==> run a: inputs <==
==> flow/design.v <==
module adc_mul                   
(
    input  logic         clk_i,                                                
    input  logic         rst_i,                                                
    input  logic [11:0]  x_i,                                                  
    input  logic [11:0]  y_i,                                                  
    input  logic [11:0]  z_i,                                                  
    output logic [11:0]  fp_o                                                  
); 
    logic [31:0]    x_fp;                                                        
    logic [31:0]    y_fp;                                                        
    logic [31:0]    z_fp;                                                        
    logic [31:0]    mul_o_fp;                                                    
    logic [31:0]    div_o_fp;                                                    
    logic [31:0]    x_ffp;                                                       
    fixed_to_float converter1 (	
								.clk_i	    (clk_i) ,
								.rst_i	    (rst_i) ,
                                .fixed_in   (x_i)  ,
                                .float_out  (x_fp)  
                               );    
    fixed_to_float converter2 (
	 							.clk_i	    (clk_i) ,
								.rst_i	    (rst_i) ,
                                .fixed_in   (y_i)   ,
                                .float_out  (y_fp)  
                              );
    fixed_to_float converter3 (
	 							.clk_i      (clk_i) ,
								.rst_i		(rst_i) ,
                                .fixed_in   (z_i)   ,
                                .float_out  (z_fp)  
                              );
    qdiv_f div1 (
		.clk_i		    (clk_i)		    ,
		.rst_i			(rst_i)		    ,
        .a_i            (y_fp)          ,
        .b_i            (z_fp)          ,
        .result_o       (div_o_fp)
    );
    always_ff @( posedge clk_i or posedge rst_i ) begin 
        if(rst_i)begin
            x_ffp <= '0;
        end
        else  begin
            x_ffp <= x_fp;
        end
    end    
    qmul_f mul1 (
		.clk_i 	    	(clk_i)			,
		.rst_i   		(rst_i)		    ,
        .a_i            (x_ffp)         ,
        .b_i            (div_o_fp)      ,
        .result_o       (mul_o_fp)
    );
    float_to_fixed converter4 (	
								.clk_i 		    (clk_i)		     ,
								.rst_i			(rst_i)			 ,
                                .float_input    (mul_o_fp)       ,
                                .fixed_out      (fp_o)
                              );
endmodule
module fixed_to_float ( 
                            input  logic        clk_i       ,
                            input  logic        rst_i       ,
                            input  logic [11:0] fixed_in    ,                                    
                            output logic [31:0] float_out                                        
                      );
    logic [7:0]  exponent;                                                                       
    logic [22:0] mantissa;                                                                       
    logic [11:0] temp_fixed;                                                                     
    logic [4:0]  leading_zeros;                                                                  
    always_comb begin
        temp_fixed = 12'b0;         
        leading_zeros = 5'b0;
        exponent = 8'b0;
        mantissa = 23'b0;
        if (fixed_in == 12'b0) begin
            leading_zeros = 5'd12;                                                                 
        end else begin
    if (fixed_in[11:6] != 6'b000000) begin
        if (fixed_in[11:9] != 3'b000)
            leading_zeros = (fixed_in[11]) ? 5'd0 : (fixed_in[10]) ? 5'd1 : 5'd2;
        else
            leading_zeros = (fixed_in[8]) ? 5'd3 : (fixed_in[7]) ? 5'd4 : 5'd5;
    end else begin
        if (fixed_in[5:3] != 3'b000)
            leading_zeros = (fixed_in[5]) ? 5'd6 : (fixed_in[4]) ? 5'd7 : 5'd8;
        else
            leading_zeros = (fixed_in[2]) ? 5'd9 : (fixed_in[1]) ? 5'd10 : 5'd11;
    end
        end
        if (fixed_in != 0) begin
            exponent = 8'd127 + (5'd11 - leading_zeros);
            temp_fixed = fixed_in << leading_zeros;                                            
            mantissa = temp_fixed[10:0] << 23'd12;    
        end
    end
    always_ff @( posedge clk_i or posedge rst_i ) begin 
        if  (rst_i) begin
            float_out <= 32'b0;
        end
        else  begin
            float_out <=  {1'b0, exponent, mantissa};                                                   
        end
    end
endmodule
 module qdiv_f #(
    parameter I = 9,
    parameter F = 23,
    parameter bias = 8'd127
)
(
    input  logic             clk_i,
    input  logic             rst_i,
    input  logic [(I+F-1):0] a_i,                                                
    input  logic [(I+F-1):0] b_i,                                                
    output logic [(I+F-1):0] result_o                                            
);
    logic                 sign_a;
    logic   [(I-2):0]     exp_a;
    logic   [(F-1):0]     mant_a;
    logic   [F:0]         mant_a_extended;
    logic                 sign_b;
    logic   [(I-2):0]     exp_b;
    logic   [(F-1):0]     mant_b;
    logic   [F:0]         mant_b_extended;
    logic                 result_sign;
    logic   [(I-2):0]     exp_diff;
    logic   [(2*F)+1:0]   mant_quotient;                                         
    logic   [(F-1):0]     result_mant;
    logic   [(I-2):0]     result_exp;
    logic   [(I+F-1):0]   result;
    logic   [(I+F-1):0] zero_result, infinity_result, NaN;
    assign zero_result     = {result_sign, 31'b0};                               
    assign infinity_result = {result_sign, 8'b11111111, 23'b0};                  
    assign NaN             = 32'h7FC00000;                                       
    assign sign_a          = a_i[(I+F-1)];
    assign exp_a           = a_i[(I+F-2):F];
    assign mant_a          = a_i[(F-1):0];
    assign mant_a_extended = (exp_a == 0) ? {1'b0, mant_a} : {1'b1, mant_a};
    assign sign_b          = b_i[(I+F-1)];
    assign exp_b           = b_i[(I+F-2):F];
    assign mant_b          = b_i[(F-1):0];
    assign mant_b_extended = (exp_b == 0) ? {1'b0, mant_b} : {1'b1, mant_b};
    assign result_sign = sign_a ^ sign_b;
    always_comb begin
        exp_diff = '0;
        mant_quotient = '0;                                        
        result_mant = '0;
        result_exp = '0;
        if (exp_a == 0 && mant_a == 0 && exp_b == 0 && mant_b == 0) begin
            result = NaN;
        end else if (exp_a == 0 && mant_a == 0) begin
            result = zero_result;
        end else if (exp_b == 0 && mant_b == 0) begin
            result = infinity_result;
        end else if (exp_a == 8'b11111111 || exp_b == 8'b11111111) begin
            if (exp_a == 8'b11111111 && exp_b == 8'b11111111) begin
                result = NaN;                                                    
            end else begin
                result = infinity_result;                                        
            end
        end else begin
            exp_diff = exp_a - exp_b + bias;
            mant_quotient = {mant_a_extended, {(F+1){1'b0}}} / mant_b_extended;    
            if (mant_quotient[F+1]) begin
                result_mant = mant_quotient[F:1];                                
                result_exp = exp_diff;                                           
            end else begin
                result_mant = mant_quotient[F-1:0];                              
                result_exp = exp_diff - 8'd1;                                    
            end
            if (result_exp >= 8'b11111111) begin         
                result = infinity_result;                                        
            end else if (result_exp <= 0) begin     
                result = zero_result;                                            
            end else begin
                result = {result_sign, result_exp, result_mant};                 
            end
        end
    end
    always_ff @( posedge clk_i or posedge rst_i ) begin 
        if (rst_i) begin
            result_o    <=   '0;            
        end
        else begin
            result_o    <=   result;
        end
    end
endmodule
module qmul_f #(
    parameter I     = 9,                                                                                            
    parameter F     = 23,                                                                                           
    parameter bias  = 8'd127                                                                                           
)(
    input  logic             clk_i,                                                                                 
    input  logic             rst_i,
    input  logic [(I+F-1):0] a_i,                                                                                   
    input  logic [(I+F-1):0] b_i,                                                                                   
    output logic [(I+F-1):0] result_o                                                                               
);
    logic sign_a;
    logic [(I-2):0] exp_a;
    logic [(F-1):0] mant_a;
    logic [F:0]     mant_a_extended;
    logic sign_b;
    logic [(I-2):0] exp_b;
    logic [(F-1):0] mant_b;
    logic [F:0]     mant_b_extended;
    logic               result_sign;
    logic [(I-2):0]     exp_sum;                                                                                     
    logic [(F*2)+1:0]   mant_product;                                                                                
    logic [(F-1):0]     result_mant;
    logic [(I-2):0]     result_exp;
    logic [(I+F-1):0]   result;
    logic [(I+F-1):0] zero_result, infinity_result, NaN;
    assign zero_result     = {1'b0, {(I+F-1){1'b0}}};                                                                
    assign infinity_result = {1'b0, 8'b11111111, {F{1'b0}}};                                                        
    assign NaN             = {1'b0, 8'b11111111, 23'b10000000};                                                      
    assign sign_a          = a_i[(I+F-1)];
    assign exp_a           = a_i[(I+F-2):F];
    assign mant_a          = a_i[(F-1):0];
    assign mant_a_extended = (exp_a == 0) ? {1'b0, mant_a} : {1'b1, mant_a};                                         
    assign sign_b          = b_i[(I+F-1)];
    assign exp_b           = b_i[(I+F-2):F];
    assign mant_b          = b_i[(F-1):0];
    assign mant_b_extended = (exp_b == 0) ? {1'b0, mant_b} : {1'b1, mant_b};                                         
    assign result_sign = sign_a ^ sign_b;
    always_comb begin
        exp_sum = '0;
        mant_product = '0;
        result_mant = '0;
        result_exp = '0;
        if ((exp_a == 0 && mant_a == 0) || (exp_b == 0 && mant_b == 0)) begin
            result = zero_result;                                                                                    
        end 
        else if ((exp_a == 8'b11111111 && mant_a == 0) || (exp_b == 8'b11111111 && mant_b == 0)) begin
            result = infinity_result;                                                                                
        end 
        else if ((exp_a == 8'b11111111 && mant_a != 0) || (exp_b == 8'b11111111 && mant_b != 0)) begin
            result = NaN;                                                                                            
        end 
        else begin
            exp_sum = exp_a + exp_b - bias;
            mant_product = mant_a_extended * mant_b_extended;
            if (mant_product[(2*F) + 1]) begin
                result_mant = mant_product[(2*F):(F+1)];                                                               
                result_exp = exp_sum + 8'd1;                                                                            
            end 
            else begin
                result_mant = mant_product[(2*F)-1:F];                                                               
                result_exp = exp_sum;                                                                                
            end
            if (result_exp >= 8'b11111111) begin
                result = infinity_result;                                                                            
            end 
            else if (result_exp <= 0) begin
                result = zero_result;                                                                                
            end 
            else begin
                result = {result_sign, result_exp, result_mant};                                                     
            end
        end
    end
    always_ff @( posedge clk_i or posedge rst_i ) begin
        if (rst_i) 
            result_o    <=   '0;
        else
            result_o    <=   result;
    end 
endmodule
module float_to_fixed
(
    input   logic        clk_i,
    input   logic        rst_i,
    input   logic [31:0] float_input,                                                                         
    output  logic [11:0] fixed_out                                                                            
);
    logic        sign;
    logic [7:0]  exponent;
    logic [23:0] mantissa;
    logic [23:0] temp_fixed;                                                                                  
    logic [7:0]  exponent_bias;                                                                               
    logic [8:0]  actual_exponent;
    logic [11:0] fixed_output;
    always_comb begin
        actual_exponent = 9'b0;
        exponent_bias = 8'd127;
        sign        = float_input[31];                                                                      
        exponent    = float_input[30:23];
        mantissa    = {1'b1, float_input[22:0]};                                                              
        temp_fixed  = 24'b0;
        if (exponent < exponent_bias) begin
            fixed_output = 12'b0;
        end else if (exponent == 8'hFF) begin
            fixed_output = (float_input[22:0] == 23'b0) ? 12'b111111111111 : 12'b000000000000;                        
        end else begin
            actual_exponent = exponent - exponent_bias;
            if (actual_exponent < 0 && sign == 1'b1 ) begin                                                                   
                fixed_output = 12'b0;                                                                        
            end else if (actual_exponent >= 12) begin                                                        
                fixed_output    = 12'b111111111111;                                                             
            end else begin                                                                                   
                temp_fixed = mantissa >> (9'd23 - actual_exponent);                                          
                fixed_output = temp_fixed[11:0];                                                             
            end
        end
    end
    always_ff @( posedge clk_i or posedge rst_i ) begin
        if (rst_i) begin
            fixed_out     <=   12'b0;
        end
        else begin
            fixed_out     <=   fixed_output;
        end        
    end
endmodule
==> flow/run.sh <==
#!/bin/bash
# the make line also repeats each setting of config.mk as NAME=value (left out here)
make -C /OpenROAD-flow-scripts/flow DESIGN_CONFIG=/design/flow/config.mk WORK_HOME=/design/flow/orfs CLKGATE_MAP_FILE= finish
==> flow/config.mk <==
export PLATFORM = sky130hd
export DESIGN_NAME = adc_mul
export DESIGN_NICKNAME = adc_mul
export VERILOG_FILES = /design/flow/design.v
export SDC_FILE = /design/flow/constraint.sdc
export NUM_CORES = 4
export LEC_CHECK = 0
export CAP_MARGIN = 20
export CELL_PAD_IN_SITES_DETAIL_PLACEMENT = 0
export CORE_ASPECT_RATIO = 1.48
export CORE_MARGIN = 2
export CORE_UTILIZATION = 71
export CTS_CLUSTER_DIAMETER = 195
export GPL_TIMING_DRIVEN = 1
export SETUP_SLACK_MARGIN = 5.0
export SLEW_MARGIN = 20
==> flow/constraint.sdc <==
create_clock -name core_clock -period 85.4 [get_ports {clk_i}]
set_input_delay 17.0800 -clock core_clock [delete_from_list [all_inputs] [get_ports {clk_i}]]
set_output_delay 17.0800 -clock core_clock [all_outputs]
set_load 0.01 [all_outputs]
==> run b (differences from run a) <==
ABC_AREA = 1   (was unset)
CELL_PAD_IN_SITES_DETAIL_PLACEMENT = unset   (was 0)
CORE_ASPECT_RATIO = unset   (was 1.48)
CORE_UTILIZATION = 72   (was 71)
CTS_CLUSTER_DIAMETER = unset   (was 195)
GPL_TIMING_DRIVEN = unset   (was 1)
SETUP_SLACK_MARGIN = unset   (was 5.0)
==> flow/constraint.sdc (replaced) <==
create_clock -name core_clock -period 106.0 [get_ports {clk_i}]
set_input_delay 21.2000 -clock core_clock [delete_from_list [all_inputs] [get_ports {clk_i}]]
set_output_delay 21.2000 -clock core_clock [all_outputs]
set_load 0.01 [all_outputs]
==> run c (differences from run a) <==
CORE_UTILIZATION = 66   (was 71)
CTS_CLUSTER_DIAMETER = unset   (was 195)
SETUP_SLACK_MARGIN = -2.0   (was 5.0)
SLEW_MARGIN = 0   (was 20)
TNS_END_PERCENT = 75   (was unset)
==> flow/constraint.sdc (replaced) <==
create_clock -name core_clock -period 39.4 [get_ports {clk_i}]
set_input_delay 7.8800 -clock core_clock [delete_from_list [all_inputs] [get_ports {clk_i}]]
set_output_delay 7.8800 -clock core_clock [all_outputs]
set_load 0.01 [all_outputs]
==> results <==
metric	run a	run b	run c
Non-filler instance count after layout	7988	9181	-
Launching instance or port of the critical path	converter3.float_out[22]	converter3.float_out[12]	-
CP Depth	501	531	-
Overall routed net length	177400 µm	151100 µm	-
Outcome	complete, but fails checks	no timing/DRC/antenna violations	aborted with a tool error
Last stage reached	-	-	5_1_grt
Violated checks	negative setup slack	-	-
Worst slew pin tran	1.191 ns	1.069 ns	-
Mux share	0.04495	0.002655	0.04495
Destination of the worst hold path	x_ffp[13]	x_ffp[30]	-
Library cell with the highest instance count after synthesis	sky130_fd_sc_hd__nor2_1	sky130_fd_sc_hd__nand2_1	sky130_fd_sc_hd__nor2_1
Total cells reported by yosys after synthesis	6465	8286	6465
Clock buffer and inverter area fraction after layout	0.01000	0.009869	-
Detailed-route wire length on metal 1	61390 µm	62580 µm	-
Core Util, Final	0.8436	0.7399	-
